==> run a <==
==> flow/design.v (excerpt) <==
module accel_display(
	input 		          		clk,         
	input 		          		reset_n,
	input 		     [1:0]		SW,
	input 		          		data_update,
	input 		     [15:0]		data_x,
	input 		     [15:0]		data_y,
	output		     [7:0]		HEX0,
	output		     [7:0]		HEX1,
	output		     [7:0]		HEX2,
	output		     [7:0]		HEX3,
	output		reg  [3:0]		VGA_B,
	output		reg  [3:0]		VGA_G,
	output		reg          	VGA_HS,
	output		reg  [3:0]		VGA_R,
	output		reg          	VGA_VS
);
	wire [32:0] smooth_outx, smooth_outy;
	reg  [9:0] pixel_x1, pixel_x2; 
	wire [9:0] x1, x2;
	reg  [9:0] pixel_y1, pixel_y2;
	wire [9:0] y1, y2;
	reg  [7:0] addr;
	wire [11:0] colors;
	reg  [0:0] en;
	reg  [0:0] en_q;
	reg  [9:0] count;
	wire [9:0]  col, row;
	reg  [3:0]   red, green, blue;
	wire  h_sync, v_sync;
	wire  disp_ena;
	smoothFilter x_axis (.clock(clk), .reset_n(reset_n), .enable(VGA_HS), .select(SW[1:0]), .data_x(data_x), 
	                     .data_update(data_update), .smooth_out(smooth_outx));
	smoothFilter y_axis (.clock(clk), .reset_n(reset_n), .enable(VGA_VS), .select(SW[1:0]), .data_x(data_y), 
	                     .data_update(data_update), .smooth_out(smooth_outy));
	BCDconvert BCD_x (.bin(count), .nothing(1'b0), .sign(HEX3), 
	                  .hunBCD(HEX2), .tenBCD(HEX1), .oneBCD(HEX0));
	always @(posedge clk) begin
		if (disp_ena == 1'b1) begin
			VGA_R <= red;
			VGA_B <= blue;
			VGA_G <= green;
		end else begin
			VGA_R <= 4'd0;
			VGA_B <= 4'd0;
			VGA_G <= 4'd0;
		end
		VGA_HS <= h_sync;
		VGA_VS <= v_sync;
	end
	vga_controller control (.pixel_clk(clk), .reset_n(reset_n), .h_sync (h_sync),
                           .v_sync(v_sync), .disp_ena(disp_ena), .column(col), .row(row));
	ram  memory (.clock(clk), .address(addr) , .data_out(colors));
	assign x1 = 10'd311 + smooth_outx[9:0];
	assign x2 = 10'd326 + smooth_outx[9:0];
	assign y1 = 10'd231 + smooth_outy[9:0];
	assign y2 = 10'd246 + smooth_outy[9:0];
	always @(*) begin 
		pixel_x1 = x1;
		pixel_x2 = x2;
	end
	always @(*) begin
		if (y1[9] == 1'b1) begin
			pixel_y1 = 10'd0;
			pixel_y2 = 10'd15;
		end
		else if (y2 >= 10'd479) begin
			pixel_y1 = 10'd464;
			pixel_y2 = 10'd479;
		end
		else begin
			pixel_y1 = y1;
			pixel_y2 = y2;
		end
	end
	always @(posedge clk) begin
		if (!reset_n) begin
			en_q  <= 1'b0;
			count <= 10'd0;
		end else begin
			en_q <= en;
  ...
export LEC_CHECK = 0
export ABC_AREA = 0
export CAP_MARGIN = 20
export CELL_PAD_IN_SITES_GLOBAL_PLACEMENT = 3
export CORE_MARGIN = 2
export CORE_UTILIZATION = 33
export CTS_CLUSTER_DIAMETER = 263
export GPL_ROUTABILITY_DRIVEN = 1
export HOLD_SLACK_MARGIN = -0.06
export MIN_ROUTING_LAYER = met2
export SETUP_SLACK_MARGIN = 1.95
export SLEW_MARGIN = 20
export TNS_END_PERCENT = 5
create_clock -name core_clock -period 20.0 [get_ports {clk}]
run.sh (not shown) runs the stock make flow with config.mk's settings and CLKGATE_MAP_FILE=.
==> run b (differences from run a) <==
ABC_AREA = unset   (was 0)
CELL_PAD_IN_SITES_GLOBAL_PLACEMENT = unset   (was 3)
CORE_UTILIZATION = 68   (was 33)
CTS_CLUSTER_DIAMETER = unset   (was 263)
CTS_CLUSTER_SIZE = 41   (was unset)
GPL_ROUTABILITY_DRIVEN = unset   (was 1)
HOLD_SLACK_MARGIN = unset   (was -0.06)
MIN_ROUTING_LAYER = unset   (was met2)
SETUP_SLACK_MARGIN = -1.25   (was 1.95)
TNS_END_PERCENT = unset   (was 5)
==> flow/constraint.sdc (replaced) <==
create_clock -name core_clock -period 13.2 [get_ports {clk}]
set_input_delay 2.6400 -clock core_clock [delete_from_list [all_inputs] [get_ports {clk}]]
set_output_delay 2.6400 -clock core_clock [all_outputs]
set_load 0.01 [all_outputs]
==> run c (differences from run a) <==
ABC_AREA = unset   (was 0)
CELL_PAD_IN_SITES_GLOBAL_PLACEMENT = unset   (was 3)
CORE_UTILIZATION = 70   (was 33)
CTS_CLUSTER_DIAMETER = unset   (was 263)
CTS_CLUSTER_SIZE = 34   (was unset)
GPL_ROUTABILITY_DRIVEN = unset   (was 1)
HOLD_SLACK_MARGIN = unset   (was -0.06)
MIN_ROUTING_LAYER = unset   (was met2)
SETUP_SLACK_MARGIN = 1.6   (was 1.95)
TNS_END_PERCENT = unset   (was 5)
==> flow/constraint.sdc (replaced) <==
create_clock -name core_clock -period 11.8 [get_ports {clk}]
set_input_delay 2.3600 -clock core_clock [delete_from_list [all_inputs] [get_ports {clk}]]
set_output_delay 2.3600 -clock core_clock [all_outputs]
set_load 0.01 [all_outputs]
==> results <==
- Run b finished but failed the layout checks on negative setup slack. Run c went through all stages and came out clean. Run a passed the timing, DRC and antenna checks.
- Sequential power: run c > run b > run a.
- Between run b and run a, the lower via count is in run b (gap about 27%, measured against run a).
- Routed wire length: run a > run c > run b.
- The lowest worst setup slack belongs to run b, the highest to run a.
- Power: run a < run b < run c.
- Clock power: run a is smaller than run b (26%).
- First-iteration DRC count: run a > run c > run b.
Power and IR drop assume default switching activity.
